===== flow/run.sh =====
#!/bin/bash
# the make line also repeats each setting of config.mk as NAME=value (left out here)
make -C /OpenROAD-flow-scripts/flow DESIGN_CONFIG=/design/flow/config.mk WORK_HOME=/design/flow/orfs CLKGATE_MAP_FILE= finish

===== flow/config.mk =====
export PLATFORM = sky130hd
export DESIGN_NAME = fifo
export DESIGN_NICKNAME = fifo
export VERILOG_FILES = /design/flow/design.v
export SDC_FILE = /design/flow/constraint.sdc
export NUM_CORES = 4
export LEC_CHECK = 0
export CAP_MARGIN = 20
export CELL_PAD_IN_SITES_DETAIL_PLACEMENT = 0
export CORE_MARGIN = 2
export CORE_UTILIZATION = 60
export GPL_ROUTABILITY_DRIVEN = 0
export GPL_TIMING_DRIVEN = 1
export MAX_ROUTING_LAYER = met5
export SETUP_SLACK_MARGIN = 0.08
export SLEW_MARGIN = 5
export TNS_END_PERCENT = 70

===== flow/constraint.sdc =====
create_clock -name core_clock -period 1.91 [get_ports {clk}]
set_input_delay 0.3820 -clock core_clock [delete_from_list [all_inputs] [get_ports {clk}]]
set_output_delay 0.3820 -clock core_clock [all_outputs]
set_load 0.01 [all_outputs]

===== flow/design.v =====
module fifo#(parameter DEPTH = 16,
             parameter WIDTH = 16)(
  	input logic clk,
  	input logic rst,
  	input logic push_i,
    input logic [WIDTH-1:0] push_data_i,
  	input logic pop_i,
    output logic [WIDTH-1:0] pop_data_i,
    output logic fifo_full,
    output logic fifo_empty);
  localparam addr_bits = $clog2(DEPTH);
  localparam PUSH_ONLY = 2'b10;
  localparam POP_ONLY = 2'b01;
  localparam PUSH_AND_POP = 2'b11;
  logic [DEPTH-1:0][WIDTH-1:0] mem_queue;
  logic [addr_bits:0] rd_ptr, wr_ptr, nxt_rd_ptr, nxt_wr_ptr;
  logic [addr_bits:0] max_index_ptr, min_index_ptr;
  assign max_index_ptr = {1'b1,{addr_bits{1'b0}}};
  assign min_index_ptr = {addr_bits+1{1'b0}};
  assign fifo_full = (rd_ptr[addr_bits] != wr_ptr[addr_bits] ) && (rd_ptr[addr_bits-1:0] == wr_ptr[addr_bits-1:0] );
  assign fifo_empty = (rd_ptr == wr_ptr);
  assign nxt_rd_ptr = rd_ptr + {{addr_bits{1'b0}},1'b1};
  assign nxt_wr_ptr = wr_ptr + {{addr_bits{1'b0}},1'b1};
  always@(posedge clk) begin
    if (rst) begin
      rd_ptr <= {addr_bits+1{1'b0}};
      wr_ptr <= {addr_bits+1{1'b0}};
    end
    else begin
      case({push_i,pop_i})
        PUSH_ONLY: begin
          mem_queue[wr_ptr[addr_bits-1:0]] <= push_data_i;          
		  wr_ptr <= nxt_wr_ptr;
        end
        POP_ONLY: begin 
          pop_data_i <= mem_queue[rd_ptr[addr_bits-1:0]];
          rd_ptr <= nxt_rd_ptr;
        end
        PUSH_AND_POP: begin
          mem_queue[wr_ptr[addr_bits-1:0]] <= push_data_i;
          pop_data_i <= mem_queue[rd_ptr[addr_bits-1:0]];
          wr_ptr <= nxt_wr_ptr;
          rd_ptr <= nxt_rd_ptr;
        end
      endcase
    end
  end
endmodule

==> results of run 1 <==
routing by layer:
| layer | part of all wire [%] | GRT usage, % |
|---|---|---|
| met5 | 0.037 | 0 |
| met4 | 2.6 | 6.84 |
| met3 | 7.1 | 4.93 |
| met2 | 49 | 45.6 |
| met1 | 42 | 39.5 |
stage by stage:
stage | total power, mW | TNS, ps | setup WS (ps) | hold WS, ps
floorplan | 8.46 | -789200 | -2860 | 498
global placement | 9.00 | -47980 | -255 | 514
detailed placement | 9.07 | -60570 | -318 | 526
CTS | 15.0 | -48670 | -238 | 543
global route | 15.5 | -71640 | -334 | 586
finish | 15.1 | -54990 | -289 | 544
cell type report:
type	instances	area, um2
sequential	282	8380
multi-input combinational	446	5980
fill	1369	5550
timing repair buffer	149	1920
clock buffer	37	798
tap	319	399
clock inverter	18	195
inverter	4	27.5
repair_timing:
item,CTS,global route
hold buffers,0,0
buffers inserted,6,6
gates cloned,2,7
endpoints found under the setup margin,283,286
gates resized,79,53
endpoints found under the hold margin,0,0
pin swaps,10,30
==> results.txt, run 1 <==
run results: CTS tree=built, final worst path period share=115%, clock share of power=39.1%, die area=24700 um2, most common cell in the netlist=edfxtp_1, Seq group=7.23 mW, Top non-seq family=multiplexers, row cnt=56, Final Skew=around 12 ps, net switching power=between 3 and 4 mW, logic gate share of total power=12.9%, vias in the first global route=8113, Non-Filler Instances=1255, DRC violations left=0, WP depth=7, RSZ-0062 raised after global routing=true, clk sinks=282, CTS buffer count=30, Post-synth seq share=59.5%, Top Ports=38, Post-Syn Nets=between 800 and 900, Flops after synth=282, flop-to-flop setup slack=-290 ps, Yosys Warn Count=1, final core utilization=76.1%, DPL Wire Length=21.0 mm, ys async rst share=0%, Int Pwr=11.6 mW, first-pass GRT wire length=50.7 mm, aoi share=approximately 2.2%, # Cells Yosys=798, WL per Instance=27.8 um, Vias=7947, Fmax=455 MHz, RR Endpoint=mem_queue[40]$_DFFE_PP_, DR pass1 iterations=4, Min Clock Period, post-route=about 2200 ps, Critical Path RT=2210 ps, post-synthesis cell type count=40, Largest type area fraction=58.1%, initial antenna violation count=1, H-tree levels=1, max incr delay on CP=about 400 ps, actual slew at the worst max-slew pin=643 ps, max-slew violation count=0, final worst-path setup slack=-289 ps, GRT Total Usage=27.9%, Setup CP Type=flip-flop to flip-flop, worst setup path end=mem_queue[40]$_DFFE_PP_, # Max-Cap Violations=0, Rel. slew slack=57.0%, status=complete, but fails checks, Area growth syn-to-layout=26.0%, XOR Share, Synth=0.926%, CP max-delay cell=dfxtp_4, Buf/Inv on CP=3, Cells after DPL=between 1000 and 1500, startpoint types=flip-flop, MUX share of area=31.2%, I/O Buffers=37, Post-Route WL=between 30 and 40 mm, Die Span Y=between 150 and 200 um, Simple-Gate Fraction of Synth Area=2.99%, clk ins delay skew pair=560 ps, ranking of synthesized cells by area=edfxtp_1 (58%), mux2_2 (20%), mux4_2 (10%), yosys stat chip area=14100 um2, CTS clk-pin slew, worst paths=about 60 ps, final setup vio count=259, Detailed Route Iter0 Violations=664, Post-Synth Adder-Cell Area=0.356%, area post-placement=15900 um2, CP Launch Point=wr_ptr[0]$_SDFFE_PP0N_, switch share=22.7%, hold_sp=wr_ptr[4]$_SDFFE_PP0N_, crit end category=flip-flop, WHS Endpoint=wr_ptr[4]$_SDFFE_PP0N_, die x size=157 um, tool warnings=32, Synth area leader=edfxtp_1, Fail Reasons=setup timing, sequential share of power=48.0%, Hold Path Class=flip-flop to flip-flop, CP delay by family, top=flip-flops, Worst Hold Depth=2, Worst IR Drop VDD=0.800 mV, worst r2r path cells=7, Worst R2R Start=wr_ptr[0]$_SDFFE_PP0N_, pin count of the biggest net entering global routing=32, number of enable flip-flop cells=~270, mapped cell area=14100 um2, Final nets=937, Main synth FF type=edfxtp_1, Pwr top=sequential cells, Routed Antenna Nets=0, Floorplan Utilization=60.4%, clock group power=5.89 mW, Max clock buf depth=3, Remaining Overflow, GRT=0, endpoints failing hold=0, synth cell count leaders=edfxtp_1 (272), mux2_2 (246), mux4_2 (64), Final Instance Area=17700 um2, Max FO, Critical Path=8, diodes inserted=0, P_leak=6.27 nW, clk root buf=clkbuf_16, Core Area=roughly 23000 um2, vias per cell=between 6 and 7, Comb. pwr=~1.9 mW, Avg Cell Area, Syn=17.6 um2, Syn Inst Count=roughly 800, crit-path cells=inv_8 > ha_4 > inv_4 > a2111oi_4 > and3_4 > clkbuf_16 > mux2_4, P per Cell Area=about 850 nW/um2, Arrival @ worst endpoint=around 2500 ps
==> run 2, diff against run 1 <==
CELL_PAD_IN_SITES_DETAIL_PLACEMENT = unset   (was 0)
CORE_UTILIZATION = 72   (was 60)
CTS_CLUSTER_DIAMETER = 29   (was unset)
CTS_CLUSTER_SIZE = 37   (was unset)
GPL_ROUTABILITY_DRIVEN = unset   (was 0)
GPL_TIMING_DRIVEN = unset   (was 1)
MAX_ROUTING_LAYER = unset   (was met5)
SETUP_SLACK_MARGIN = 1.0   (was 0.08)
SLEW_MARGIN = 40   (was 5)
TNS_END_PERCENT = unset   (was 70)
clock period = 4.01 ns   (was 1.91 ns; I/O delays follow)
==> results.txt, run 2 <==
run results: Post-Place Worst Slack=861 ps (+1180 ps), WP depth=6 (-1), Post-synth seq share=59.5% (unchanged), DPL Wire Length=17.0 mm (-19%), Max FO, Critical Path=16 (+8), RSZ-0062 raised after global routing=true, MUX share of area=31.2% (unchanged), Hold Path Class=flip-flop to flip-flop, Simple-Gate Fraction of Synth Area=2.99% (unchanged), Min Clock Period, post-route=3000 ps (+797 ps), met2 usage=55.0% (+9.5 points), ys async rst share=0% (unchanged), clk ins delay skew pair=560 ps (about the same), die x size=144 um (-8.5%), CP delay by family, top=simple AND/OR/NAND/NOR gates, most common cell in the netlist=edfxtp_1, post-cts sizing count=3 (-96%), final worst-path setup slack=1010 ps (+1300 ps), WL per Instance=28.4 um (+2.0%), switch share=22.7% (about the same), Int Pwr=6.92 mW (-41%), hold_sp=rd_ptr[4]$_SDFFE_PP0N_, Cells after DPL=1043 (-12%), aoi share=2.19% (unchanged), Max clock buf depth=3 (unchanged), RR Endpoint=mem_queue[67]$_DFFE_PP_, clk root buf=clkbuf_16, GPL Wtd Cong=0.754, Top non-seq family=multiplexers, WHS Endpoint=rd_ptr[4]$_SDFFE_PP0N_, Core Area=19300 um2 (-17%), logic gate share of total power=7.4% (-5.5 points), Final Skew=24.0 ps (+11.8 ps), initial antenna violation count=1 (unchanged), endpoints failing hold=0 (unchanged), final setup vio count=0 (-100%), Largest type area fraction=58.1% (unchanged), mapped cell area=14100 um2 (unchanged), Post-Syn Nets=822 (unchanged), Power Total=8.96 mW (-41%), P_leak=5.64 nW (-10%), flop-to-flop setup slack=1010 ps (+1300 ps), post-synthesis cell type count=40 (unchanged), XOR Share, Synth=0.926% (unchanged), # Post-CTS Setup Buffers=0 (-6), number of enable flip-flop cells=272 (unchanged), Syn Inst Count=798 (unchanged), # Cells Yosys=798 (unchanged), crit-path cells=inv_6 > ha_1 > nand2b_4 > a2111oi_4 > nand3_2 > mux2_2, DRC violations left=0 (unchanged), CP Launch Point=wr_ptr[0]$_SDFFE_PP0N_, Main synth FF type=edfxtp_1, Arrival @ worst endpoint=3280 ps (+780 ps), Critical Path RT=4290 ps (+2080 ps), Detailed Route Iter0 Violations=744 (+12%), Worst R2R Start=wr_ptr[0]$_SDFFE_PP0N_, max incr delay on CP=640 ps (+240 ps), Routed Antenna Nets=0 (unchanged), Area growth syn-to-layout=17.8%, CTS clk-pin slew, worst paths=40 ps (-20 ps), crit end category=flip-flop, CTS hold repair buffers=0 (unchanged), startpoint types=flip-flop, net switching power=2.04 mW (-41%), Synth area leader=edfxtp_1, Post-Synth Adder-Cell Area=0.356% (unchanged), Comb. pwr=0.664 mW (-66%), final core utilization=85.6% (+9.5 points), Top Ports=38 (unchanged), Die Span Y=144 um (-8.5%), Floorplan Utilization=72.7% (+12 points), Worst IR Drop VDD=0.417 mV (-48%), clock group power=4.84 mW (-18%), clk sinks=282 (unchanged), Fillers=885 (-35%), Vias=7831 (-1.5%), grt met3 use=7.43% (+2.5 points), Rel. slew slack=49.1% (-7.9 points), Worst Hold Depth=2 (unchanged), Pwr top=clock, Yosys Warn Count=1 (unchanged), vias in the first global route=8368 (+3.1%), max-slew violation count=0 (unchanged), tool warnings=34 (+6.3%), met1 Use GR=42.3% (+2.8 points), setup TNS=0 ps (+54990 ps), CTS tree=built, Final nets=864 (-7.8%), yosys stat chip area=14100 um2 (unchanged), status=complete, no violations, Setup CP Type=flip-flop to flip-flop, P per Cell Area=541 nW/um2 (-36%), synth cell count leaders=edfxtp_1 (272), mux2_2 (246), mux4_2 (64), Flops after synth=282 (unchanged), # Max-Cap Violations=0 (unchanged), DR pass1 iterations=5 (+1), ranking of synthesized cells by area=edfxtp_1 (58%), mux2_2 (20%), mux4_2 (10%), H-tree levels=2 (+1), actual slew at the worst max-slew pin=764 ps (+121 ps), die area=20700 um2 (-16%), vias per cell=6.77 (+7.0%), I/O Buffers=37 (unchanged), final worst path period share=74.7% (-40 points), CP max-delay cell=nand3_2, worst r2r path cells=6 (-1), Buf/Inv on CP=1 (-2), first-pass GRT wire length=49.3 mm (-2.6%), pin count of the biggest net entering global routing=106 (+230%), GR peak layer=met2, Post-Route WL=32.8 mm (-6.0%), Remaining Overflow, GRT=0 (unchanged), Fmax=334 MHz (-27%), worst setup path end=mem_queue[67]$_DFFE_PP_, Avg Cell Area, Syn=17.6 um2 (unchanged), GRT Total Usage=33.0% (+5.2 points), CTS buffer count=60 (+100%), Non-Filler Instances=1156 (-7.9%), row cnt=51 (-8.9%), Seq group=3.46 mW (-52%), clock share of power=54.0% (+15 points), sequential share of power=38.6% (-9.4 points)
## run 2: layer usage
layer | up-vias | part of all wire, %
met5 | - | 0
met4 | 0 | 3.8
met3 | 87 | 7.6
met2 | 391 | 51
met1 | 4021 | 38
li1 | 3332 | -
## run 2: area by class of cell
class / count / area (um2) / share of cell area (%)
flip-flops and latches: 282 / 8380 / 50.6
multi-input cells: 443 / 5310 / 32.0
inverters: 4 / 20.0 / 0.121
repair buffers: 49 / 514 / 3.11
clock buffers: 70 / 1580 / 9.55
diodes: 1 / 2.50 / 0.0151
well taps: 265 / 332 / 2.00
clock inverters: 42 / 425 / 2.57
## run 2: per-stage QoR
| stage | cell area (um2) | hold slack [ps] |
|---|---|---|
| 4_1_cts | 16600 | 561 |
| 5_1_grt | 16600 | 575 |
| 3_3_place_gp | 14500 | 511 |
| 6_report | 16600 | 555 |
| 3_5_place_dp | 14500 | 535 |
| 2_1_floorplan | 14100 | 498 |
==> run 3, diff against run 2 <==
ABC_AREA = 1   (was unset)
CAP_MARGIN = 0   (was 20)
CELL_PAD_IN_SITES_DETAIL_PLACEMENT = 0   (was unset)
CELL_PAD_IN_SITES_GLOBAL_PLACEMENT = 1   (was unset)
CORE_MARGIN = 7   (was 2)
CORE_UTILIZATION = 41   (was 72)
CTS_CLUSTER_DIAMETER = 142   (was 29)
CTS_CLUSTER_SIZE = unset   (was 37)
GPL_ROUTABILITY_DRIVEN = 0   (was unset)
GPL_TIMING_DRIVEN = 0   (was unset)
HOLD_SLACK_MARGIN = 0.16   (was unset)
MIN_ROUTING_LAYER = met1   (was unset)
PLACE_DENSITY = 0.93   (was unset)
SETUP_SLACK_MARGIN = 0.82   (was 1.0)
SLEW_MARGIN = 20   (was 40)
TNS_END_PERCENT = 70   (was unset)
clock period = 3.62 ns   (was 4.01 ns; I/O delays follow)
==> results.txt, run 3 <==
run results: Post-Syn Nets=1799 (+120%), Core Area=36700 um2 (+90%), actual slew at the worst max-slew pin=1010 ps (+246 ps), hold_sp=rd_ptr[4]$_SDFFE_PP0N_, Avg Cell Area, Syn=8.62 um2 (-51%), WL per Instance=25.4 um (-11%), Setup CP Type=flip-flop to output pin, most common cell in the netlist=nand2_1, CTS hold repair buffers=0 (unchanged), Final Instance Area=18400 um2 (+11%), Buf/Inv on CP=4 (+3), Non-Filler Instances=2391 (+110%), Synth area leader=edfxtp_1, crit end category=output pin, Area growth syn-to-layout=20.4%, RSZ-0062 raised after global routing=true, Fmax=approximately 340 MHz, Post-Route WL=60.6 mm (+85%), Syn Inst Count=1775 (+120%), Post-Synth Adder-Cell Area=0.327% (-0.029 points), Post-synth seq share=54.7% (-4.8 points), Fin Hold WS=534 ps (-20.6 ps), Worst Hold Depth=1 (-1), Final nets=1922 (+120%), max-slew violation count=0 (unchanged), final worst path period share=80.1% (+5.4 points), net switching power=2.56 mW (+26%), Min Clock Period, post-route=roughly 2900 ps, Critical Path RT=2900 ps (-1390 ps), Int Pwr=6.11 mW (-12%), Power Total=8.67 mW (-3.2%), P per Cell Area=471 nW/um2 (-13%), Main synth FF type=edfxtp_1, ranking of synthesized cells by area=edfxtp_1 (53%), nand2_1 (13%), nand4_1 (9.5%), CP delay by family, top=buffers and inverters, WP depth=7 (+1), Pwr top=sequential cells, Cells after DPL=2293 (+120%), ys async rst share=0% (unchanged), setup TNS=0 ps (unchanged), P_leak=7.03 nW (+25%), Flops after synth=282 (unchanged), logic gate share of total power=17.2% (+9.8 points), XOR Share, Synth=0.466% (-0.46 points), final setup vio count=0 (unchanged), final core utilization=50.2% (-35 points), CP max-delay cell=dfxtp_4, clock share of power=38.8% (-15 points), Remaining Overflow, GRT=0 (unchanged), Fillers=3269 (+270%), # Cells Yosys=1775 (+120%), MUX share of area=0% (-31 points), Vias=15246 (+95%), initial antenna violation count=2 (+1), Top Ports=38 (unchanged), clk sinks=282 (unchanged), clk root buf=clkbuf_16, Routed Antenna Nets=0 (unchanged), Die Span Y=207 um (+44%), mapped cell area=15300 um2 (+8.8%), Arrival @ worst endpoint=2180 ps (-1100 ps), worst setup path end=fifo_full, DR pass1 iterations=8 (+3), number of enable flip-flop cells=272 (unchanged), CTS tree=built, first-pass GRT wire length=88.1 mm (+79%), Worst IR Drop VDD=0.319 mV (-23%), Rel. slew slack=32.6% (-16 points), worst r2r path cells=8 (+2), yosys stat chip area=15300 um2 (+8.8%), flop-to-flop setup slack=770 ps (-240 ps), row cnt=70 (+37%), H-tree levels=2 (unchanged), Largest type area fraction=53.4% (-4.7 points), Max clock buf depth=3 (unchanged), tool warnings=30 (-12%), startpoint types=flip-flop, Post-Place Worst Slack=84.5 ps (-776 ps), Floorplan Utilization=41.7% (-31 points), GRT Total Usage=26.7% (-6.3 points), Top non-seq family=simple AND/OR/NAND/NOR gates, area post-placement=16600 um2 (+14%), max incr delay on CP=410 ps (-230 ps), status=complete, no violations, Worst R2R Start=wr_ptr[0]$_SDFFE_PP0N_, die x size=207 um (+44%), Simple-Gate Fraction of Synth Area=32.0% (+29 points), DRC violations left=0 (unchanged), final worst-path setup slack=720 ps (-294 ps), DPL Wire Length=41.2 mm (+140%), CTS buffer count=34 (-43%), Final Skew=18.6 ps (-5.42 ps), endpoints failing hold=0 (unchanged), synth cell count leaders=nand2_1 (528), edfxtp_1 (272), nor2_1 (237), pin count of the biggest net entering global routing=29 (-73%), RR Endpoint=mem_queue[147]$_DFFE_PP_, Yosys Warn Count=1 (unchanged), Detailed Route Iter0 Violations=2896 (+290%), CTS clk-pin slew, worst paths=70 ps (+30 ps), Hold Path Class=flip-flop to flip-flop, WHS Endpoint=rd_ptr[4]$_SDFFE_PP0N_, die area=42900 um2 (+110%), Seq group=3.81 mW (+10%), sequential share of power=44.0% (+5.4 points), clock group power=3.37 mW (-30%), Comb. pwr=1.49 mW (+120%), I/O Buffers=36 (-2.7%), vias in the first global route=13937 (+67%), crit-path cells=buf_8 > clkbuf_16 > xnor2_1 > nand4_1 > buf_4 > nor2_1 > dlygate4sd2_1, vias per cell=6.38 (-5.9%), CP Launch Point=rd_ptr[0]$_SDFFE_PP0N_, Max FO, Critical Path=10 (-6), clk ins delay skew pair=530 ps (-30 ps), aoi share=8.01% (+5.8 points), # Max-Cap Violations=0 (unchanged), switch share=29.6% (+6.8 points), post-synthesis cell type count=31 (-23%)
[run 3: final cells by class]
class	instances	area, um2	share of cell area, %
sequential	282	8380	45.5
multi-input combinational	1320	6520	35.4
timing repair buffer	87	1020	5.55
clock buffer	51	1010	5.47
buffer	156	774	4.20
tap	468	586	3.18
inverter	17	70.1	0.380
clock inverter	9	62.6	0.340
antenna	1	2.50	0.0136
[run 3: routing by layer]
metal	track usage, %	routed length, um
met5	1.26	115
met3	10.3	10100
met1	34.4	21500
met4	17.3	4890
met2	36.9	24000
[run 3: timing repair]
action	in CTS	in global routing
setup buffers	21	16
endpoints found under the hold margin	0	0
pin swaps	10	12
gates resized	88	39
endpoints found under the setup margin	271	261
==> run 4, diff against run 3 <==
ABC_AREA = unset   (was 1)
CAP_MARGIN = 20   (was 0)
CELL_PAD_IN_SITES_DETAIL_PLACEMENT = unset   (was 0)
CELL_PAD_IN_SITES_GLOBAL_PLACEMENT = unset   (was 1)
CORE_MARGIN = 2   (was 7)
CORE_UTILIZATION = 32   (was 41)
CTS_CLUSTER_DIAMETER = unset   (was 142)
GPL_ROUTABILITY_DRIVEN = unset   (was 0)
GPL_TIMING_DRIVEN = unset   (was 0)
HOLD_SLACK_MARGIN = unset   (was 0.16)
MIN_ROUTING_LAYER = unset   (was met1)
PLACE_DENSITY = unset   (was 0.93)
SETUP_SLACK_MARGIN = unset   (was 0.82)
TNS_END_PERCENT = unset   (was 70)
clock period = 7.21 ns   (was 3.62 ns; I/O delays follow)
==> results.txt, run 4 <==
run results: diodes inserted=0 (-1), Power Total=3.79 mW (-56%), Vias=7326 (-52%), most common cell in the netlist=edfxtp_1, DR pass1 iterations=5 (-3), MUX share of area=31.2% (+31 points), Final Instance Area=15900 um2 (-14%), Final nets=837 (-56%), P per Cell Area=239 nW/um2 (-49%), # Post-CTS Setup Buffers=0 (-100%), number of enable flip-flop cells=272 (unchanged), Seq group=1.92 mW (-50%), final core utilization=36.9% (-13 points), Arrival @ worst endpoint=2240 ps (+60 ps), I/O Buffers=37 (+2.8%), actual slew at the worst max-slew pin=1150 ps (+140 ps), # Cells Yosys=798 (-55%), crit end category=output pin, Floorplan Utilization=32.6% (-9.1 points), worst setup path end=fifo_full, Top non-seq family=multiplexers, Rel. slew slack=23.3% (-9.3 points), clk sinks=282 (unchanged), CP max-delay cell=dfxtp_4, max incr delay on CP=700 ps (+290 ps), switch share=23.2% (-6.4 points), post-synthesis cell type count=40 (+29%), XOR Share, Synth=0.926% (+0.46 points), Comb. pwr=0.356 mW (-76%), Fmax=approximately 270 MHz, vias per cell=5.15 (-19%), Remaining Overflow, GRT=0 (unchanged), status=complete, no violations, vias in the first global route=7283 (-48%), CP delay by family, top=flip-flops, tool warnings=27 (-10%), Detailed Route Iter0 Violations=566 (-80%), yosys stat chip area=14100 um2 (-8.1%), first-pass GRT wire length=48.3 mm (-45%), crit-path cells=xnor2_1 > nand4_1 > nor2b_1 > clkdlybuf4s50_1, post-cts sizing count=0 (-100%), Die Span Y=214 um (+3.1%), Setup CP Type=flip-flop to output pin, Post-Route WL=32.0 mm (-47%), initial antenna violation count=1 (-1), DPL Wire Length=18.0 mm (-56%), Post-Place Worst Slack=3040 ps (+2960 ps), RR Endpoint=mem_queue[80]$_DFFE_PP_, # Max-Cap Violations=0 (unchanged), startpoint types=flip-flop, Pwr top=sequential cells, Hold Path Class=flip-flop to flip-flop, pin count of the biggest net entering global routing=95 (+230%), DRC violations left=0 (unchanged), Max clock buf depth=3 (unchanged), clock group power=1.52 mW (-55%), worst r2r path cells=6 (-2), aoi share=2.19% (-5.8 points), Cells after DPL=1364 (-41%), RSZ-0062 raised after global routing=false, GRT Total Usage=14.3% (-12 points), CTS hold repair buffers=0 (unchanged), row cnt=76 (+8.6%), CP Launch Point=rd_ptr[0]$_SDFFE_PP0N_, Yosys Warn Count=1 (unchanged), die area=45600 um2 (+6.3%), GPL Wtd Cong=a little over 0.7, logic gate share of total power=9.4% (-7.8 points), setup TNS=0 ps (unchanged), ys async rst share=0% (unchanged), CTS clk-pin slew, worst paths=60 ps (about the same), Worst IR Drop VDD=0.165 mV (-48%), Non-Filler Instances=1423 (-40%), Largest type area fraction=58.1% (+4.7 points), Fin Hold WS=542 ps (+7.56 ps), WL per Instance=22.5 um (-11%), Avg Cell Area, Syn=17.6 um2 (+100%), Min Clock Period, post-route=about 3700 ps, synth cell count leaders=edfxtp_1 (272), mux2_2 (246), mux4_2 (64), Final Skew=15.4 ps (-3.17 ps), flop-to-flop setup slack=3890 ps (+3120 ps), P_leak=5.16 nW (-27%), CTS buffer count=31 (-8.8%), Worst R2R Start=wr_ptr[0]$_SDFFE_PP0N_, endpoints failing hold=0 (unchanged), WHS Endpoint=rd_ptr[4]$_SDFFE_PP0N_, sequential share of power=50.6% (+6.6 points), final worst path period share=51.1% (-29 points), clock share of power=40.0% (+1.2 points), Buf/Inv on CP=1 (-3), Critical Path RT=5770 ps (+2870 ps), Simple-Gate Fraction of Synth Area=2.99% (-29 points), Main synth FF type=edfxtp_1, Flops after synth=282 (unchanged), max-slew violation count=0 (unchanged), Syn Inst Count=798 (-55%), Post-Syn Nets=822 (-54%), Int Pwr=2.91 mW (-52%), Worst Hold Depth=2 (+1), H-tree levels=1 (-1), Area growth syn-to-layout=13.2%, Max FO, Critical Path=26 (+16), area post-placement=14900 um2 (-10%), Core Area=43200 um2 (+18%), clk ins delay skew pair=580 ps (+50 ps), Top Ports=38 (unchanged), net switching power=0.881 mW (-66%), Synth area leader=edfxtp_1, Routed Antenna Nets=0 (unchanged), final setup vio count=0 (unchanged), mapped cell area=14100 um2 (-8.1%), final worst-path setup slack=3530 ps (+2810 ps), hold_sp=rd_ptr[4]$_SDFFE_PP0N_, die x size=214 um (+3.1%), WP depth=4 (-3), clk root buf=clkbuf_16, ranking of synthesized cells by area=edfxtp_1 (58%), mux2_2 (20%), mux4_2 (10%), CTS tree=built, Post-Synth Adder-Cell Area=0.356% (+0.029 points), Post-synth seq share=59.5% (+4.8 points)
-- run 4: layer usage --
layer	GRT usage [%]	part of all wire, %	up-vias
met5	0	0.044	-
met4	3.18	2.0	2
met3	2.45	4.5	43
met2	21.5	45	160
met1	21.5	49	3884
li1	-	-	3237
-- run 4: cell type report --
| class | count | area (um2) |
|---|---|---|
| fillers | 4091 | 27300 |
| inverters | 4 | 20.0 |
| repair buffers | 51 | 513 |
| multi-input cells | 443 | 5310 |
| clock inverters | 23 | 165 |
| flip-flops and latches | 282 | 8380 |
| well taps | 585 | 732 |
| clock buffers | 35 | 791 |
==> run 5, diff against run 4 <==
CORE_UTILIZATION = 70   (was 32)
CTS_CLUSTER_SIZE = 32   (was unset)
clock period = 2.48 ns   (was 7.21 ns; I/O delays follow)
==> results.txt, run 5 <==
run results: H-tree levels=1 (unchanged), Final Skew=17.9 ps (+2.48 ps), Top non-seq family=multiplexers, die area=21200 um2 (-53%), I/O Buffers=37 (unchanged), startpoint types=flip-flop, Simple-Gate Fraction of Synth Area=2.99% (unchanged), Routed Antenna Nets=0 (unchanged), endpoints failing hold=0 (unchanged), Syn Inst Count=798 (unchanged), row cnt=51 (-33%), mapped cell area=14100 um2 (unchanged), most common cell in the netlist=edfxtp_1, actual slew at the worst max-slew pin=604 ps (-547 ps), Area growth syn-to-layout=14.1%, Post-Route WL=31.1 mm (-2.8%), Detailed Route Iter0 Violations=586 (+3.5%), post-synthesis cell type count=40 (unchanged), GPL Wtd Cong=0.858 (+18%), CTS hold repair buffers=0 (unchanged), CP Launch Point=wr_ptr[0]$_SDFFE_PP0N_, Critical Path RT=2760 ps (-3010 ps), Worst R2R Start=wr_ptr[0]$_SDFFE_PP0N_, switch share=21.9% (-1.3 points), clk sinks=282 (unchanged), Die Span Y=146 um (-32%), Vias=7727 (+5.5%), Worst Hold Depth=2 (unchanged), synth cell count leaders=edfxtp_1 (272), mux2_2 (246), mux4_2 (64), CP delay by family, top=AND-OR/OR-AND gates, ys async rst share=0% (unchanged), sequential share of power=50.0% (-0.6 points), Pwr top=sequential cells, Largest type area fraction=58.1% (unchanged), Post-synth seq share=59.5% (unchanged), DPL Wire Length=18.5 mm (+3.1%), pin count of the biggest net entering global routing=68 (-28%), vias per cell=6.78 (+32%), Min Clock Period, post-route=between 2000 and 2500 ps, status=complete, no violations, Int Pwr=8.69 mW (+200%), ranking of synthesized cells by area=edfxtp_1 (58%), mux2_2 (20%), mux4_2 (10%), Yosys Warn Count=1 (unchanged), crit end category=flip-flop, Remaining Overflow, GRT=0 (unchanged), CTS buffer count=29 (-6.5%), final worst-path setup slack=58.4 ps (-3470 ps), WP depth=7 (+3), logic gate share of total power=10.3% (+0.9 points), Fin Hold WS=539 ps (-3.17 ps), # Cells Yosys=798 (unchanged), first-pass GRT wire length=48.2 mm (-0.16%), Synth area leader=edfxtp_1, worst r2r path cells=7 (+1), MUX share of area=31.2% (unchanged), worst setup path end=mem_queue[39]$_DFFE_PP_, Post-Synth Adder-Cell Area=0.356% (unchanged), DRC violations left=0 (unchanged), Final nets=874 (+4.4%), Max clock buf depth=3 (unchanged), net switching power=2.43 mW (+180%), P_leak=5.40 nW (+4.8%), CTS tree=built, Setup CP Type=flip-flop to flip-flop, clock share of power=39.7% (-0.3 points), Post-Place Worst Slack=-45.1 ps (-3090 ps), Worst IR Drop VDD=0.649 mV (+290%), CP max-delay cell=a2111oi_4, final setup vio count=0 (unchanged), aoi share=2.19% (unchanged), Floorplan Utilization=71.7% (+39 points), P per Cell Area=694 nW/um2 (+190%), Buf/Inv on CP=3 (+2), crit-path cells=inv_6 > ha_4 > inv_1 > a2111oi_4 > and3_1 > buf_12 > mux2_2, Fillers=1039 (-75%), Comb. pwr=1.15 mW (+220%), Hold Path Class=flip-flop to flip-flop, flop-to-flop setup slack=60 ps (-3830 ps), Seq group=5.56 mW (+190%), clk ins delay skew pair=540 ps (-40 ps), WL per Instance=27.3 um (+21%), Fmax=between 400 and 500 MHz, clock group power=4.42 mW (+190%), vias in the first global route=8082 (+11%), Max FO, Critical Path=16 (-38%), Top Ports=38 (unchanged), CTS clk-pin slew, worst paths=60 ps (about the same), Rel. slew slack=59.6% (+36 points), yosys stat chip area=14100 um2 (unchanged), tool warnings=30 (+11%), Flops after synth=282 (unchanged), RR Endpoint=mem_queue[39]$_DFFE_PP_, max-slew violation count=0 (unchanged), DR pass1 iterations=5 (unchanged), Core Area=19600 um2 (-55%), number of enable flip-flop cells=272 (unchanged), WHS Endpoint=wr_ptr[4]$_SDFFE_PP0N_, hold_sp=wr_ptr[4]$_SDFFE_PP0N_, Post-Syn Nets=822 (unchanged), clk root buf=clkbuf_16, die x size=146 um (-32%), final worst path period share=97.6% (+47 points), Main synth FF type=edfxtp_1, XOR Share, Synth=0.926% (unchanged), Avg Cell Area, Syn=17.6 um2 (unchanged), max incr delay on CP=450 ps (-250 ps), GRT Total Usage=30.0% (+16 points), # Max-Cap Violations=0 (unchanged), initial antenna violation count=3 (+2), Arrival @ worst endpoint=2700 ps (+460 ps)
[run 5: cell type report]
cell class	instances	area, um2	area share [%]
Antenna cell	3	7.51	0.0468
Timing Repair Buffer	90	1020	6.36
Inverter	4	20.0	0.125
Clock buffer	31	733	4.57
Sequential cell	282	8370	52.2
Tap cell	265	332	2.07
Clock inverter	22	230	1.44
Multi-Input combinational cell	443	5330	33.2
[run 5: metrics by stage]
stage                     total power [mW]  setup TNS (ps)  instance area [um2]  cells  utilization [%]
after floorplan                       6.43         -614970                14100    798                -
after global placement                6.74               0                15000   1081             76.7
after detailed placement              6.79           -1040                15000   1081             76.7
after CTS                             11.2               0                16000   1134             81.6
after global routing                  11.5            -105                16000   1139             81.9
final                                 11.1               0                16000   1140             81.9
[run 5: repair_timing]
item                       4_1_cts  5_1_grt
cloned                           0        0
pin swaps                        0        4
gates resized                    3        5
setup endpoints to repair      109       87
buffers inserted                 0        3
[run 5: layer usage]
layer / part of all wire [%] / track usage (%) / routed length (um)
met1: 40 / 41.7 / 12500
met2: 49 / 49.1 / 15300
met3: 7.5 / 5.45 / 2320
met4: 3.0 / 9.90 / 948
met5: 0 / 0 / 0
==> run 6, diff against run 5 <==
CELL_PAD_IN_SITES_GLOBAL_PLACEMENT = 1   (was unset)
CORE_UTILIZATION = 60   (was 70)
CTS_CLUSTER_SIZE = unset   (was 32)
GPL_ROUTABILITY_DRIVEN = 0   (was unset)
GPL_TIMING_DRIVEN = 1   (was unset)
HOLD_SLACK_MARGIN = 0.16   (was unset)
MIN_ROUTING_LAYER = met1   (was unset)
PLACE_DENSITY = 0.39   (was unset)
clock period = 2.46 ns   (was 2.48 ns; I/O delays follow)
==> results.txt, run 6 <==
run results: Int Pwr=8.62 mW (-0.84%), area post-placement=15100 um2 (+0.43%), Detailed Route Iter0 Violations=598 (+2.0%), Buf/Inv on CP=3 (unchanged), status=complete, no violations, DRC violations left=0 (unchanged), flip-flop and latch area=8370 um2 (unchanged), aoi share=2.19% (unchanged), hold_sp=wr_ptr[4]$_SDFFE_PP0N_, row cnt=56 (+9.8%), # Cells Yosys=798 (unchanged), CTS tree=built, crit-path cells=inv_1 > ha_4 > inv_1 > nor4_4 > and3_1 > buf_4 > mux2_2, WP depth=7 (unchanged), vias per cell=6.29 (-7.1%), H-tree levels=1 (unchanged), Max FO, Critical Path=8 (-8), net switching power=2.45 mW (+0.88%), Min Clock Period, post-route=2390 ps (-32.5 ps), clock share of power=38.9% (-0.8 points), MUX share of area=31.2% (unchanged), P_leak=5.38 nW (-0.40%), sequential share of power=50.6% (+0.6 points), Top Ports=38 (unchanged), # Max-Cap Violations=0 (unchanged), max-slew violation count=0 (unchanged), CTS buffer count=31 (+6.9%), switch share=22.2% (+0.30 points), Worst IR Drop VDD=0.551 mV (-15%), number of enable flip-flop cells=272 (unchanged), DR pass1 iterations=4 (-1), yosys stat chip area=14100 um2 (unchanged), Final Skew=10.8 ps (-7.04 ps), P per Cell Area=691 nW/um2 (-0.42%), Fmax=419 MHz (+1.4%), actual slew at the worst max-slew pin=1190 ps (+582 ps), CP Launch Point=wr_ptr[1]$_SDFFE_PP0N_, Avg Cell Area, Syn=17.6 um2 (unchanged), Post-Route WL=31.3 mm (+0.58%), Post-Synth Adder-Cell Area=0.356% (unchanged), RSZ-0062 raised after global routing=true, Routed Antenna Nets=0 (unchanged), mapped cell area=14100 um2 (unchanged), Vias=7528 (-2.6%), Post-Syn Nets=822 (unchanged), diodes inserted=0 (-3), XOR Share, Synth=0.926% (unchanged), DPL Wire Length=19.7 mm (+6.1%), Power Total=11.1 mW (-0.47%), CP max-delay cell=dfxtp_1, Logic area=5320 um2 (-0.12%), Yosys Warn Count=1 (unchanged), Seq group=5.60 mW (+0.7%), CTS clk-pin slew, worst paths=60 ps (about the same), Setup CP Type=flip-flop to flip-flop, die area=24700 um2 (+16%), crit end category=flip-flop, I/O Buffers=37 (unchanged), max incr delay on CP=390 ps (-60 ps), initial antenna violation count=0 (-3), endpoints failing hold=0 (unchanged), first-pass GRT wire length=47.9 mm (-0.77%), GRT Total Usage=26.1% (-3.9 points), clk ins delay skew pair=540 ps (about the same), logic gate share of total power=10.5% (+0.2 points), Arrival @ worst endpoint=2680 ps (-20 ps), Final Instance Area=16000 um2 (about the same), most common cell in the netlist=edfxtp_1, final setup vio count=0 (unchanged), Post-synth seq share=59.5% (unchanged), Area growth syn-to-layout=14.1% (about the same), Main synth FF type=edfxtp_1, worst r2r path cells=7 (unchanged), CP most frequent cell=inv_1, die x size=157 um (+7.8%), Flops after synth=282 (unchanged), final worst path period share=97.1% (-0.53 points), Syn Inst Count=798 (unchanged), WHS Endpoint=wr_ptr[4]$_SDFFE_PP0N_, post-synthesis cell type count=40 (unchanged), clk root buf=clkbuf_16, Die Span Y=157 um (+7.8%), WL per Instance=26.2 um (-4.1%), Core Area=23300 um2 (+19%), Worst Hold Depth=2 (unchanged), Remaining Overflow, GRT=0 (unchanged), Synth area leader=edfxtp_1, Max clock buf depth=3 (unchanged), flop-to-flop setup slack=70 ps (about the same), Hold Path Class=flip-flop to flip-flop, Floorplan Utilization=60.4% (-11 points), Pwr top=sequential cells, CP delay by family, top=simple AND/OR/NAND/NOR gates, clock group power=4.31 mW (-2%), Worst R2R Start=wr_ptr[1]$_SDFFE_PP0N_, tool warnings=31 (+3.3%), Fillers=1587 (+53%), Rel. slew slack=20.9% (-39 points), vias in the first global route=7890 (-2.4%), worst setup path end=mem_queue[22]$_DFFE_PP_, RR Endpoint=mem_queue[22]$_DFFE_PP_, Final nets=877 (+0.34%), ys async rst share=0% (unchanged), Simple-Gate Fraction of Synth Area=2.99% (unchanged), Comb. pwr=1.16 mW (about the same), synth cell count leaders=edfxtp_1 (272), mux2_2 (246), mux4_2 (64), Critical Path RT=2750 ps (about the same), Top non-seq family=multiplexers, startpoint types=flip-flop, clk sinks=282 (unchanged), pin count of the biggest net entering global routing=47 (-31%), ranking of synthesized cells by area=edfxtp_1 (58%), mux2_2 (20%), mux4_2 (10%), Largest type area fraction=58.1% (unchanged)
[run 6: per-layer routing]
layer / up-vias / part of all wire, % / GRT usage, %
li1: 3322 / - / -
met1: 3988 / 42 / 35.8
met2: 187 / 51 / 45.4
met3: 31 / 5.0 / 3.61
met4: 0 / 1.4 / 5.28
met5: - / 0 / 0
[run 6: layout make-up]
class                      count  area share [%]
timing repair buffer          91            6.15
clock inverter                15           0.741
inverter                       4           0.125
tap                          319            2.49
clock buffer                  42            5.10
multi-input combinational    443            33.2
sequential                   282            52.2
[run 6: metrics by stage]
step	setup TNS [ps]	utilization, %	setup slack (ps)	hold WS, ps	cells
final	0	68.9	70.9	534	1196
after global routing	-1.99	68.9	-1.02	552	1196
after CTS	0	68.9	89.4	538	1195
after detailed placement	0	64.9	69.3	523	1138
after global placement	0	64.9	131	512	1138
after floorplan	-619070	-	-2420	498	798
[run 6: repair_timing]
item | in CTS | in global routing
hold buffers | 0 | 0
setup buffers | 0 | 1
pin swaps | 0 | 1
resized | 3 | 1
endpoints found under the setup margin | 2 | 18
==> run 7, diff against run 6 <==
CELL_PAD_IN_SITES_GLOBAL_PLACEMENT = unset   (was 1)
CORE_UTILIZATION = 40   (was 60)
GPL_ROUTABILITY_DRIVEN = unset   (was 0)
GPL_TIMING_DRIVEN = unset   (was 1)
HOLD_SLACK_MARGIN = unset   (was 0.16)
MIN_ROUTING_LAYER = unset   (was met1)
PLACE_DENSITY = unset   (was 0.39)
clock period = 2.26 ns   (was 2.46 ns; I/O delays follow)
==> results.txt, run 7 <==
run results: yosys stat chip area=14100 um2 (unchanged), RSZ-0062 raised after global routing=true, Fmax=450 MHz (+7.4%), Worst Hold Depth=2 (unchanged), sequential share of power=49.4% (-1.2 points), Post-Syn Nets=822 (unchanged), endpoints failing hold=0 (unchanged), ys async rst share=0% (unchanged), max incr delay on CP=430 ps (+40 ps), CTS hold repair buffers=0 (unchanged), clk ins delay skew pair=560 ps (+20 ps), hold_sp=wr_ptr[4]$_SDFFE_PP0N_, DPL Wire Length=20.6 mm (+4.7%), RR Endpoint=mem_queue[42]$_DFFE_PP_, GR peak layer=met2, Die Span Y=191 um (+22%), clk sinks=282 (unchanged), Seq group=6.09 mW (+8.8%), post-synthesis cell type count=40 (unchanged), Core Area=34500 um2 (+48%), pin count of the biggest net entering global routing=70 (+49%), Largest type area fraction=58.1% (unchanged), Routed Antenna Nets=0 (unchanged), DRC violations left=0 (unchanged), CP max-delay cell=a2111oi_4, mapped cell area=14100 um2 (unchanged), MUX share of area=31.2% (unchanged), Post-Route WL=32.9 mm (+5.1%), Rel. slew slack=41.2% (+20 points), H-tree levels=1 (unchanged), vias in the first global route=7822 (-0.86%), vias per cell=5.56 (-12%), Worst R2R Start=wr_ptr[0]$_SDFFE_PP0N_, Fillers=2956 (+86%), status=complete, no violations, clock share of power=39.6% (+0.7 points), Final Instance Area=16900 um2 (+5.1%), Post-Synth Adder-Cell Area=0.356% (unchanged), Simple-Gate Fraction of Synth Area=2.99% (unchanged), Top non-seq family=multiplexers, CP delay by family, top=simple AND/OR/NAND/NOR gates, Vias=7557 (+0.39%), WP depth=7 (unchanged), Area growth syn-to-layout=19.9%, CTS buffer count=31 (unchanged), synth cell count leaders=edfxtp_1 (272), mux2_2 (246), mux4_2 (64), P_leak=5.76 nW (+7.1%), Synth area leader=edfxtp_1, I/O Buffers=37 (unchanged), number of enable flip-flop cells=272 (unchanged), flop-to-flop setup slack=40 ps (-30 ps), final worst path period share=98.4% (+1.3 points), # Cells Yosys=798 (unchanged), Avg Cell Area, Syn=17.6 um2 (unchanged), Critical Path RT=2570 ps (-180 ps), Remaining Overflow, GRT=0 (unchanged), Detailed Route Iter0 Violations=512 (-14%), Final nets=908 (+3.5%), crit end category=flip-flop, Comb. pwr=1.35 mW (+20%), WL per Instance=24.2 um (-7.4%), Logic area=5480 um2 (+3.1%), row cnt=68 (+21%), met2 usage=30.7% (-15 points), final setup vio count=0 (unchanged), first-pass GRT wire length=49.0 mm (+2.3%), WHS Endpoint=wr_ptr[4]$_SDFFE_PP0N_, max-slew violation count=0 (unchanged), Main synth FF type=edfxtp_1, logic gate share of total power=11.0% (+0.5 points), Buf/Inv on CP=2 (-1), initial antenna violation count=0 (unchanged), tool warnings=30 (-3.2%), area post-placement=15700 um2 (+4.2%), Int Pwr=9.56 mW (+11%), GRT Total Usage=17.9% (-8.2 points), Top Ports=38 (unchanged), actual slew at the worst max-slew pin=882 ps (-304 ps), Flops after synth=282 (unchanged), XOR Share, Synth=0.926% (unchanged), Max clock buf depth=3 (unchanged), met1 Use GR=24.4% (-11 points), flip-flop and latch area=8390 um2 (+0.13%), Syn Inst Count=798 (unchanged), Setup CP Type=flip-flop to flip-flop, Post-synth seq share=59.5% (unchanged), worst setup path end=mem_queue[42]$_DFFE_PP_, CP Launch Point=wr_ptr[0]$_SDFFE_PP0N_, ranking of synthesized cells by area=edfxtp_1 (58%), mux2_2 (20%), mux4_2 (10%), CTS tree=built, Worst IR Drop VDD=0.494 mV (-10%), switch share=22.4% (+0.27 points), Final Skew=6.24 ps (-4.60 ps), die area=36700 um2 (+49%), net switching power=2.76 mW (+13%), Min Clock Period, post-route=2220 ps (-165 ps), Pwr top=sequential cells, worst r2r path cells=7 (unchanged), startpoint types=flip-flop, DR pass1 iterations=4 (unchanged), clk root buf=clkbuf_16, final core utilization=48.8% (-20 points), Arrival @ worst endpoint=2540 ps (-140 ps), Floorplan Utilization=40.7% (-20 points), most common cell in the netlist=edfxtp_1, GPL Wtd Cong=about 0.76, clock group power=4.88 mW (+13%), grt met3 use=2.00% (-1.6 points), Hold Path Class=flip-flop to flip-flop, P per Cell Area=732 nW/um2 (+5.9%), aoi share=2.19% (unchanged), Yosys Warn Count=1 (unchanged), # Max-Cap Violations=0 (unchanged), diodes inserted=0 (unchanged), die x size=191 um (+22%), crit-path cells=inv_6 > ha_4 > nand2b_4 > a2111oi_4 > and3_4 > clkbuf_16 > mux2_4, Max FO, Critical Path=5 (-3), CTS clk-pin slew, worst paths=60 ps (about the same)
[run 7: final cells by class]
cell class | count | share of cell area, %
Sequential cell | 282 | 49.8
Multi-Input combinational cell | 443 | 32.5
Timing Repair Buffer | 122 | 8.50
Inverter | 4 | 0.134
Clock inverter | 8 | 0.549
Clock buffer | 44 | 5.13
Tap cell | 455 | 3.38
[run 7: repair_timing]
action / 4_1_cts / 5_1_grt
pin swaps: 0 / 6
buffers inserted: 1 / 1
gates cloned: 0 / 3
gates resized: 8 / 23
setup endpoints to repair: 31 / 84
[run 7: stage by stage]
step                power [mW]  cells  setup slack [ps]  setup TNS, ps  hold WS, ps
floorplan                 7.10    798             -2580        -660650          498
global placement          7.54   1301              6.65              0          514
detailed placement        7.56   1301             -44.4           -352          527
CTS                       12.4   1354             -3.94          -5.52          542
global route              12.7   1358             -43.1           -782          587
finish                    12.3   1358              36.2              0          539
[run 7: metal layers]
| layer | part of all wire [%] | vias up |
|---|---|---|
| met5 | 0 | - |
| met4 | 1.5 | 0 |
| met3 | 2.8 | 40 |
| met2 | 50 | 84 |
| met1 | 45 | 4042 |
| li1 | - | 3391 |
==> run 8, diff against run 7 <==
CORE_UTILIZATION = 70   (was 40)
CTS_CLUSTER_SIZE = 40   (was unset)
SETUP_SLACK_MARGIN = 0.79   (was unset)
clock period = 2.66 ns   (was 2.26 ns; I/O delays follow)
==> results.txt, run 8 <==
run results: worst setup path end=mem_queue[27]$_DFFE_PP_, MUX share of area=31.2% (unchanged), GPL Wtd Cong=0.792 (+3.8%), die area=21200 um2 (-42%), Setup CP Type=flip-flop to flip-flop, GRT Total Usage=37.5% (+20 points), Max clock buf depth=3 (unchanged), Simple-Gate Fraction of Synth Area=2.99% (unchanged), RSZ-0062 raised after global routing=true, Post-Place Worst Slack=200 ps (+245 ps), first-pass GRT wire length=58.5 mm (+19%), synth cell count leaders=edfxtp_1 (272), mux2_2 (246), mux4_2 (64), Synth area leader=edfxtp_1, Worst R2R Start=wr_ptr[1]$_SDFFE_PP0N_, # Cells Yosys=798 (unchanged), clock share of power=36.8% (-2.8 points), RR Endpoint=mem_queue[27]$_DFFE_PP_, post-synthesis cell type count=40 (unchanged), sequential share of power=48.5% (-0.9 points), setup TNS=0 ps (unchanged), Min Clock Period, post-route=2460 ps (+234 ps), Post-Syn Nets=822 (unchanged), final worst path period share=92.4% (-6.0 points), diodes inserted=0 (unchanged), ranking of synthesized cells by area=edfxtp_1 (58%), mux2_2 (20%), mux4_2 (10%), net switching power=2.65 mW (-4.2%), CP delay by family, top=simple AND/OR/NAND/NOR gates, Top non-seq family=multiplexers, mapped cell area=14100 um2 (unchanged), Buf/Inv on CP=3 (+1), ys async rst share=0% (unchanged), Die Span Y=146 um (-24%), Post-synth seq share=59.5% (unchanged), Post-Route WL=45.3 mm (+38%), DPL Wire Length=19.2 mm (-6.5%), Worst IR Drop VDD=0.607 mV (+23%), final setup vio count=0 (unchanged), most common cell in the netlist=edfxtp_1, # Max-Cap Violations=0 (unchanged), Core Area=19600 um2 (-43%), pin count of the biggest net entering global routing=89 (+27%), tool warnings=32 (+6.7%), Power Total=10.8 mW (-13%), CTS tree=built, max incr delay on CP=480 ps (+50 ps), Fin Hold WS=582 ps (+43.3 ps), number of enable flip-flop cells=272 (unchanged), Final nets=936 (+3.1%), Post-Synth Adder-Cell Area=0.356% (unchanged), Syn Inst Count=798 (unchanged), Arrival @ worst endpoint=2750 ps (+210 ps), CP Launch Point=wr_ptr[1]$_SDFFE_PP0N_, Avg Cell Area, Syn=17.6 um2 (unchanged), endpoints failing hold=0 (unchanged), DR pass1 iterations=5 (+1), worst r2r path cells=7 (unchanged), logic gate share of total power=14.7% (+3.7 points), flop-to-flop setup slack=200 ps (+170 ps), CP most frequent cell=inv_4, Rel. slew slack=37.4% (-3.8 points), XOR Share, Synth=0.926% (unchanged), hold_sp=mem_queue[180]$_DFFE_PP_, DRC violations left=0 (unchanged), area post-placement=15200 um2 (-3.2%), Seq group=5.22 mW (-14%), P per Cell Area=605 nW/um2 (-17%), Floorplan Utilization=71.7% (+31 points), vias per cell=7.59 (+36%), clk ins delay skew pair=560 ps (about the same), Detailed Route Iter0 Violations=1133 (+120%), actual slew at the worst max-slew pin=939 ps (+57.1 ps), WHS Endpoint=mem_queue[180]$_DFFE_PP_, Hold Path Class=flip-flop to flip-flop, final worst-path setup slack=202 ps (+166 ps), max-slew violation count=0 (unchanged), die x size=146 um (-24%), Non-Filler Instances=1199 (-12%), clk sinks=282 (unchanged), switch share=24.6% (+2.2 points), clock group power=3.96 mW (-19%), vias in the first global route=8918 (+14%), CTS buffer count=29 (-6.5%), H-tree levels=1 (unchanged), Top Ports=38 (unchanged), Yosys Warn Count=1 (unchanged), Critical Path RT=2950 ps (+380 ps), final core utilization=90.7% (+42 points), Largest type area fraction=58.1% (unchanged), Remaining Overflow, GRT=0 (unchanged), Final Instance Area=17800 um2 (+5.5%), yosys stat chip area=14100 um2 (unchanged), Final Skew=10.7 ps (+4.47 ps), Routed Antenna Nets=0 (unchanged), P_leak=6.25 nW (+8.4%), Main synth FF type=edfxtp_1, Comb. pwr=1.58 mW (+17%), aoi share=2.19% (unchanged), crit-path cells=inv_4 > ha_4 > inv_4 > nor4_4 > and3_1 > buf_12 > mux2_4, Pwr top=sequential cells, Cells after DPL=1071 (-18%), Vias=9099 (+20%), Worst Hold Depth=1 (-1), WP depth=7 (unchanged), Fmax=407 MHz (-9.5%), Int Pwr=8.11 mW (-15%), crit end category=flip-flop, clk root buf=clkbuf_16, row cnt=51 (-25%), Flops after synth=282 (unchanged), Max FO, Critical Path=16 (+11), WL per Instance=37.8 um (+56%), CTS clk-pin slew, worst paths=60 ps (about the same), I/O Buffers=37 (unchanged), status=complete, no violations, initial antenna violation count=0 (unchanged), startpoint types=flip-flop, CP max-delay cell=nor4_4, Area growth syn-to-layout=26.4%
## run 8: final cells by class
cell class	instances	area [um2]
Multi-Input combinational cell	447	6130
Tap cell	265	332
Inverter	4	27.5
Clock inverter	6	55.1
Fill cell	652	1820
Sequential cell	282	8390
Timing Repair Buffer	148	2020
Clock buffer	47	823
## run 8: metal layers
metal	part of all wire, %	routed length [um]	track usage (%)
met1	34	15300	50.3
met2	48	21600	58.6
met3	12	5390	9.00
met4	6.7	3010	18.4
met5	0	0	0
## run 8: timing repair
action | in CTS | in global routing
setup endpoints to repair | 290 | 292
buffers inserted | 40 | 16
gates resized | 102 | 79
cloned | 12 | 7
hold buffers | 0 | 0
pin swaps | 27 | 34
==> run 9, diff against run 8 <==
CORE_UTILIZATION = 72   (was 70)
CTS_CLUSTER_SIZE = 30   (was 40)
PLACE_DENSITY_LB_ADDON = 0.12   (was unset)
SETUP_SLACK_MARGIN = -0.19   (was 0.79)
SLEW_MARGIN = 40   (was 20)
clock period = 1.94 ns   (was 2.66 ns; I/O delays follow)
==> results.txt, run 9 <==
run results: status=complete, but fails checks, Fail Reasons=setup timing, Worst IR Drop VDD=0.778 mV (+28%), logic gate share of total power=13.3% (-1.4 points), # Max-Cap Violations=0 (unchanged), startpoint types=flip-flop, ys async rst share=0% (unchanged), GPL Wtd Cong=0.882 (+11%), Final Skew=14.4 ps (+3.67 ps), final worst path period share=122% (+29 points), Cells after DPL=1135 (+6.0%), Pwr top=sequential cells, I/O Buffers=37 (unchanged), XOR Share, Synth=0.926% (unchanged), crit-path cells=buf_6 > nor3_4 > ha_4 > nor4b_4 > and3_4 > buf_12 > mux2_4, number of enable flip-flop cells=272 (unchanged), hold_sp=mem_queue[242]$_DFFE_PP_, Arrival @ worst endpoint=2670 ps (-80 ps), Critical Path RT=2240 ps (-710 ps), yosys stat chip area=14100 um2 (unchanged), Buf/Inv on CP=2 (-1), actual slew at the worst max-slew pin=810 ps (-128 ps), RR Endpoint=mem_queue[5]$_DFFE_PP_, Area growth syn-to-layout=24.5%, clk root buf=clkbuf_16, net switching power=3.62 mW (+37%), Worst Hold Depth=1 (unchanged), Synth area leader=edfxtp_1, Max FO, Critical Path=8 (-8), Top Ports=38 (unchanged), CP Launch Point=wr_ptr[0]$_SDFFE_PP0N_, Seq group=7.17 mW (+37%), DPL Wire Length=21.4 mm (+11%), sequential share of power=48.5% (about the same), Post-Place Worst Slack=-286 ps (-487 ps), Comb. pwr=1.96 mW (+24%), P per Cell Area=845 nW/um2 (+40%), max-slew violation count=0 (unchanged), Simple-Gate Fraction of Synth Area=2.99% (unchanged), endpoints failing hold=0 (unchanged), clock share of power=38.2% (+1.4 points), Worst R2R Start=wr_ptr[0]$_SDFFE_PP0N_, ranking of synthesized cells by area=edfxtp_1 (58%), mux2_2 (20%), mux4_2 (10%), met2 usage=59.0% (+0.46 points), Setup CP Type=flip-flop to flip-flop, synth cell count leaders=edfxtp_1 (272), mux2_2 (246), mux4_2 (64), Fmax=423 MHz (+4.0%), first-pass GRT wire length=55.5 mm (-5.2%), Remaining Overflow, GRT=0 (unchanged), GRT Total Usage=37.2% (-0.31 points), Routed Antenna Nets=0 (unchanged), DR pass1 iterations=5 (unchanged), crit end category=flip-flop, final worst-path setup slack=-423 ps (-625 ps), RSZ-0062 raised after global routing=true, Top non-seq family=multiplexers, aoi share=2.19% (unchanged), pin count of the biggest net entering global routing=70 (-21%), Syn Inst Count=798 (unchanged), clock group power=5.65 mW (+43%), Die Span Y=144 um (-1.4%), Min Clock Period, post-route=2360 ps (-94.9 ps), Rel. slew slack=45.7% (+8.3 points), MUX share of area=31.2% (unchanged), die x size=144 um (-1.4%), mapped cell area=14100 um2 (unchanged), worst setup path end=mem_queue[5]$_DFFE_PP_, Flops after synth=282 (unchanged), area post-placement=15800 um2 (+4.1%), Non-Filler Instances=1206 (+0.58%), CTS tree=built, worst r2r path cells=7 (unchanged), CP delay by family, top=simple AND/OR/NAND/NOR gates, WHS Endpoint=mem_queue[242]$_DFFE_PP_, WP depth=7 (unchanged), vias in the first global route=8645 (-3.1%), flop-to-flop setup slack=-420 ps (-630 ps), Hold Path Class=flip-flop to flip-flop, Int Pwr=11.2 mW (+38%), most common cell in the netlist=edfxtp_1, Post-Syn Nets=822 (unchanged), CP max-delay cell=dfxtp_4, post-synthesis cell type count=40 (unchanged), Final Instance Area=17500 um2 (-1.6%), Fin Hold WS=581 ps (-1.89 ps), Vias=9083 (-0.18%), Detailed Route Iter0 Violations=927 (-18%), Final nets=941 (+0.53%), initial antenna violation count=2 (+2), CTS clk-pin slew, worst paths=70 ps (about the same), Post-Route WL=44.2 mm (-2.5%), P_leak=6.16 nW (-1.4%), switch share=24.5% (-0.14 points), GR peak layer=met2, Floorplan Utilization=72.7% (+0.95 points), die area=20700 um2 (-2.7%), # Cells Yosys=798 (unchanged), Power Total=14.8 mW (+37%), clk ins delay skew pair=560 ps (about the same), DRC violations left=0 (unchanged), Post-synth seq share=59.5% (unchanged), vias per cell=7.53 (-0.76%), Largest type area fraction=58.1% (unchanged), met1 Use GR=50.1% (-0.18 points), Yosys Warn Count=1 (unchanged), grt met3 use=7.73% (-1.3 points), Core Area=19300 um2 (-1.3%), H-tree levels=1 (unchanged), Post-Synth Adder-Cell Area=0.356% (unchanged), max incr delay on CP=380 ps (-100 ps), CTS buffer count=28 (-3.4%), Avg Cell Area, Syn=17.6 um2 (unchanged), final setup vio count=268 (+268), WL per Instance=36.6 um (-3.0%), Max clock buf depth=3 (unchanged), Main synth FF type=edfxtp_1, tool warnings=31 (-3.1%), row cnt=51 (unchanged), clk sinks=282 (unchanged)
run 9: what timing repair did:
action	4_1_cts	5_1_grt
hold buffers	0	0
setup buffers	6	37
cloned	2	6
resized	51	61
pin swaps	9	18
endpoints found under the setup margin	186	253
run 9: final cells by class:
| cell class | instances | area [um2] |
|---|---|---|
| clock inverters | 21 | 218 |
| diodes | 2 | 5.00 |
| clock buffers | 31 | 712 |
| flip-flops and latches | 282 | 8390 |
| multi-input cells | 445 | 5890 |
| repair buffers | 156 | 1920 |
| fillers | 626 | 1840 |
| well taps | 265 | 332 |
| inverters | 4 | 27.5 |
run 9: metrics by stage:
stage / setup TNS [ps] / utilization, %
CTS: -39230 / 88.0
global placement: -37720 / 81.9
detailed placement: -53190 / 81.9
global route: -82160 / 90.4
finish: -77590 / 90.5
floorplan: -771620 / -
run 9: per-layer routing:
metal	vias up	share of wire, %	wire length (um)
met2	846	48	21100
met4	2	7.3	3220
met1	4556	33	14500
met3	224	12	5280
met5	-	0.029	13
li1	3455	-	-
==> run 10, diff against run 9 <==
CORE_UTILIZATION = 70   (was 72)
CTS_CLUSTER_SIZE = unset   (was 30)
PLACE_DENSITY_LB_ADDON = unset   (was 0.12)
SETUP_SLACK_MARGIN = -0.03   (was -0.19)
SLEW_MARGIN = 20   (was 40)
clock period = 1.93 ns   (was 1.94 ns; I/O delays follow)
==> results.txt, run 10 <==
run results: status=complete, but fails checks, Fail Reasons=setup timing, Power Total=14.9 mW (+0.98%), WHS Endpoint=rd_ptr[4]$_SDFFE_PP0N_, clk ins delay skew pair=560 ps (about the same), XOR Share, Synth=0.926% (unchanged), vias in the first global route=9038 (+4.5%), GPL Wtd Cong=0.795 (-9.9%), final worst path period share=120% (-1.5 points), GRT Total Usage=36.8% (-0.39 points), aoi share=2.19% (unchanged), Remaining Overflow, GRT=0 (unchanged), Worst Hold Depth=2 (+1), Worst R2R Start=wr_ptr[0]$_SDFFE_PP0N_, CP delay by family, top=AND-OR/OR-AND gates, Post-Synth Adder-Cell Area=0.356% (unchanged), max incr delay on CP=470 ps (+90 ps), clk sinks=282 (unchanged), Floorplan Utilization=71.7% (-0.95 points), Vias=8886 (-2.2%), Die Span Y=146 um (+1.4%), initial antenna violation count=0 (-2), Post-synth seq share=59.5% (unchanged), Post-Route WL=42.7 mm (-3.4%), actual slew at the worst max-slew pin=743 ps (-67.1 ps), Fmax=431 MHz (+1.7%), Setup CP Type=flip-flop to flip-flop, Max clock buf depth=3 (unchanged), worst r2r path cells=7 (unchanged), Synth area leader=edfxtp_1, WP depth=7 (unchanged), net switching power=3.58 mW (-1.0%), Detailed Route Iter0 Violations=1075 (+16%), # Max-Cap Violations=0 (unchanged), Post-Syn Nets=822 (unchanged), RSZ-0062 raised after global routing=true, Worst IR Drop VDD=0.905 mV (+16%), Avg Cell Area, Syn=17.6 um2 (unchanged), flop-to-flop setup slack=-390 ps (+30 ps), worst setup path end=mem_queue[101]$_DFFE_PP_, sequential share of power=48.1% (-0.4 points), Flops after synth=282 (unchanged), Final Instance Area=17600 um2 (+0.61%), most common cell in the netlist=edfxtp_1, Fillers=685 (+9.4%), die x size=146 um (+1.4%), Simple-Gate Fraction of Synth Area=2.99% (unchanged), Int Pwr=11.4 mW (+1.6%), final setup vio count=266 (-0.75%), Min Clock Period, post-route=2320 ps (-40.3 ps), CTS clk-pin slew, worst paths=60 ps (about the same), CP max-delay cell=a2111oi_4, startpoint types=flip-flop, H-tree levels=1 (unchanged), first-pass GRT wire length=57.9 mm (+4.4%), Seq group=7.18 mW (about the same), ranking of synthesized cells by area=edfxtp_1 (58%), mux2_2 (20%), mux4_2 (10%), Final nets=958 (+1.8%), setup TNS=-70480 ps (+7110 ps), DPL Wire Length=20.5 mm (-4.2%), P per Cell Area=849 nW/um2 (+0.37%), MUX share of area=31.2% (unchanged), clock group power=5.67 mW (about the same), CTS buffer count=29 (+3.6%), CP Launch Point=wr_ptr[0]$_SDFFE_PP0N_, crit end category=flip-flop, max-slew violation count=0 (unchanged), endpoints failing hold=0 (unchanged), Syn Inst Count=798 (unchanged), Final Skew=12.8 ps (-1.57 ps), Critical Path RT=2240 ps (about the same), clock share of power=38.0% (-0.2 points), Buf/Inv on CP=3 (+1), vias per cell=7.27 (-3.5%), mapped cell area=14100 um2 (unchanged), Yosys Warn Count=1 (unchanged), DR pass1 iterations=5 (unchanged), Core Area=19600 um2 (+1.3%), area post-placement=15800 um2 (about the same), Top non-seq family=multiplexers, yosys stat chip area=14100 um2 (unchanged), switch share=24.0% (-0.49 points), Largest type area fraction=58.1% (unchanged), Main synth FF type=edfxtp_1, synth cell count leaders=edfxtp_1 (272), mux2_2 (246), mux4_2 (64), CTS tree=built, Max FO, Critical Path=6 (-2), row cnt=51 (unchanged), tool warnings=32 (+3.2%), # Cells Yosys=798 (unchanged), crit-path cells=inv_8 > ha_4 > inv_6 > a2111oi_4 > and2_4 > clkbuf_16 > mux2_4, Pwr top=sequential cells, post-synthesis cell type count=40 (unchanged), die area=21200 um2 (+2.8%), logic gate share of total power=13.9% (+0.6 points), pin count of the biggest net entering global routing=48 (-31%), WL per Instance=34.9 um (-4.7%), DRC violations left=0 (unchanged), Area growth syn-to-layout=25.2%, Arrival @ worst endpoint=2630 ps (-40 ps), RR Endpoint=mem_queue[101]$_DFFE_PP_, hold_sp=rd_ptr[4]$_SDFFE_PP0N_, I/O Buffers=37 (unchanged), ys async rst share=0% (unchanged), Hold Path Class=flip-flop to flip-flop, Rel. slew slack=50.3% (+4.6 points), number of enable flip-flop cells=272 (unchanged), Top Ports=38 (unchanged), clk root buf=clkbuf_16, Comb. pwr=2.08 mW (+6%), final worst-path setup slack=-392 ps (+30.3 ps), P_leak=6.28 nW (+2.0%), Routed Antenna Nets=0 (unchanged)
==> run 10: timing repair <==
action	in CTS	in global routing
setup endpoints to repair	265	271
cloned	6	4
hold buffers	0	0
gates resized	54	25
buffers inserted	20	20
pin swaps	15	5
==> run 10: final cells by class <==
class	instances	area, um2	area share, %
sequential	282	8380	47.6
clock buffer	40	787	4.47
clock inverter	14	143	0.811
inverter	4	30.0	0.171
timing repair buffer	171	2050	11.6
antenna	1	2.50	0.0142
multi-input combinational	446	5870	33.4
tap	265	332	1.88
==> run 10: through the flow <==
stage	hold slack, ps	util, %	instances	setup slack (ps)
after floorplan	498	-	798	-2840
after global placement	511	80.8	1124	-347
after detailed placement	527	80.8	1124	-425
after CTS	542	88.3	1204	-255
after global routing	572	89.8	1222	-416
final	548	89.8	1223	-392
==> run 10: routing by layer <==
layer,part of all wire [%],global-route usage (%),vias to the layer above
met2,49,60.2,728
met1,33,49.6,4487
met4,6.5,14.8,0
met3,11,7.02,188
li1,-,-,3483
met5,0,0,-
Power and IR drop assume default switching activity.
